Setup of run C:
==> flow/design.v (excerpt) <==
module SevenSegmentALU(
    input clk, 
    input reset,
    input onesBtn, 
    input tensBtn, 
    input hundredsBtn, 
    input sign, 
    input enter, 
    output [6:0] seg,
    output [3:0] anode 
);
Settings: LEC_CHECK=0, ABC_AREA=0, CAP_MARGIN=40, CELL_PAD_IN_SITES_DETAIL_PLACEMENT=1, CELL_PAD_IN_SITES_GLOBAL_PLACEMENT=1, CORE_ASPECT_RATIO=0.5, CORE_MARGIN=2, CORE_UTILIZATION=50, CTS_CLUSTER_DIAMETER=373, CTS_CLUSTER_SIZE=92, GPL_TIMING_DRIVEN=0, PLACE_DENSITY_LB_ADDON=0.1, SETUP_SLACK_MARGIN=1.59, SLEW_MARGIN=20, TNS_END_PERCENT=45; clock period 7.31 ns.
run.sh (not shown) runs the stock make flow with config.mk's settings and CLKGATE_MAP_FILE=.
Run C did not stop at any stage, and its layout met the timing, design-rule and antenna checks.
The inputs of run B differ from those of run C as listed below.
==> flow/config.mk <==
export PLATFORM = sky130hd
export DESIGN_NAME = SevenSegmentALU
export DESIGN_NICKNAME = SevenSegmentALU
export VERILOG_FILES = /design/flow/design.v
export SDC_FILE = /design/flow/constraint.sdc
export NUM_CORES = 4
export LEC_CHECK = 0
export CAP_MARGIN = 20
export CORE_MARGIN = 2
export CORE_UTILIZATION = 19
export SLEW_MARGIN = 20
==> flow/constraint.sdc <==
create_clock -name core_clock -period 11.3 [get_ports {clk}]
set_input_delay 2.2600 -clock core_clock [delete_from_list [all_inputs] [get_ports {clk}]]
set_output_delay 2.2600 -clock core_clock [all_outputs]
set_load 0.01 [all_outputs]
[summary]
Run B vs. run C: register share of the cell area lower; via count lower. Between run C and run B, the critical path depth figures differ only marginally. On run B: footprint of the flip-flops and latches is 23 um^2 lower than what run C gave. Run C reports its cell at the slowest stage of the critical path as ha_1 while run B reports a31oi_4. Between run B and run C, the met2 layer usage reported by global route is lower for run B. Diff run B..run C | portion of total power attributed to combinational logic | negligible. Per the comparison of run B with run C, number of standard cells in the final layout excluding fillers saw an increase; wire length decreased by about 20% relative to the old numbers. The lower setup slack of the critical path after layout of run B and run C is in run C. Area of all placed cells without fillers (run B vs. run C) increases slightly.

* * *

Starting RTL as in the previous note.
export LEC_CHECK = 0
export ABC_AREA = 0
export CAP_MARGIN = 20
export CELL_PAD_IN_SITES_GLOBAL_PLACEMENT = 0
export CORE_ASPECT_RATIO = 1.21
export CORE_MARGIN = 2
export CORE_UTILIZATION = 71
export CTS_CLUSTER_SIZE = 41
export GPL_TIMING_DRIVEN = 1
export PLACE_DENSITY_LB_ADDON = 0.28
export SLEW_MARGIN = 0
export TNS_END_PERCENT = 95
create_clock -name core_clock -period 4.96 [get_ports {clk}]
The starting point finished with setup timing left.
Then changed:
- CORE_UTILIZATION: 71 -> 72
- PLACE_DENSITY: default -> 0.35
- PLACE_DENSITY_LB_ADDON: 0.28 -> default
- SETUP_SLACK_MARGIN: default -> 1.02
- clock period: 4.96 -> 3.9 ns (I/O delays scaled with it)
The new run finished but failed the layout checks on setup timing.
Synthesized area is unchanged.
Count of clock-buffer cells in the layout goes up by 5.
Total power goes up by about a fifth.
Via count goes up by a few percent.
Setup slack gets worse by 1.2 ns.
Then changed:
- ABC_AREA: 0 -> 1
- CTS_CLUSTER_DIAMETER: default -> 378
- PLACE_DENSITY: 0.35 -> default
- PLACE_DENSITY_LB_ADDON: default -> 0.16
- SETUP_SLACK_MARGIN: 1.02 -> 1.13
Result:
- The changed run completed, yet does not pass: setup timing
- fmax is lower by 4.7%
- wire length rises by 26%
- die area grows by 1.0%
- setup slack degrades by 0.26 ns
- hold slack improves by 0.0055 ns
- via count grows by 18%
- global-route usage is higher by 2.7 points
- sequential cell count stays the same
- utilization climbs by 2.3 points
- synthesized cell count rises by 16%
- count of clock-buffer cells in the layout is unchanged
Then changed:
- CELL_PAD_IN_SITES_GLOBAL_PLACEMENT: 0 -> default
- CORE_ASPECT_RATIO: 1.21 -> default
- CTS_CLUSTER_DIAMETER: 378 -> default
- CTS_CLUSTER_SIZE: 41 -> default
- GPL_TIMING_DRIVEN: 1 -> default
- PLACE_DENSITY_LB_ADDON: 0.16 -> 0.14
- SETUP_SLACK_MARGIN: 1.13 -> default
- SLEW_MARGIN: 0 -> 20
- TNS_END_PERCENT: 95 -> default
- clock period: 3.9 -> 5.05 ns (I/O delays scaled with it)
What happened:
- The new run finished clean
- wire length fell by about 32%
- flip-flop count stays the same
- setup slack improved by 1.7 ns
Then changed:
- ABC_AREA: 1 -> default
- CORE_UTILIZATION: 72 -> 40
- PLACE_DENSITY_LB_ADDON: 0.14 -> default
- clock period: 5.05 -> 10.0 ns (I/O delays scaled with it)
Effect:
- routed wire length drops by about 9%
- total power goes down by about 50%
- non-clock buffer count fell by 23
- flip-flop count does not change
- maximum frequency is lower by about 20%
- core utilization went down by 39 points
- sequential share of layout area went up by 1.2 points
- global-route usage shrinks by 14 points
- setup slack improved by 3.7 ns
Then changed:
- ABC_AREA: default -> 0
- CELL_PAD_IN_SITES_DETAIL_PLACEMENT: default -> 1
- CORE_ASPECT_RATIO: default -> 0.5
- CORE_UTILIZATION: 40 -> 31
- CTS_CLUSTER_DIAMETER: default -> 373
- CTS_CLUSTER_SIZE: default -> 99
- HOLD_SLACK_MARGIN: default -> -0.1
- SLEW_MARGIN: 20 -> 30
- TNS_END_PERCENT: default -> 35
After rerunning: The changed run finished with timing, DRC and antenna clean; critical path depth is unchanged; area after synthesis stays the same; wire length grows by 23%; flip-flop count stays the same.

* * *

SevenSegmentALU again, from the RTL that the note above started with.
clock: 5.8 ns
lec_check: 0
cap_margin: 20
core_margin: 2
core_utilization: 69
cts_cluster_diameter: 147
max_routing_layer: met4
place_density: 0.66
slew_margin: 20
The baseline completed without violations.
Rerun with:
Settings changed: CORE_UTILIZATION 69 to 58, CTS_CLUSTER_DIAMETER 147 to unset, MAX_ROUTING_LAYER met4 to unset, PLACE_DENSITY 0.66 to unset.
Clock period 5.8 ns to 4.7 ns, I/O delays scaled along.
Outcome:
- Now the flow completed, yet does not pass: negative setup slack
- first-iteration DRC count went up by 6.7%
- synthesized area is unchanged
- die area went up by 18%
Power is estimated from default activity; no workload was simulated.
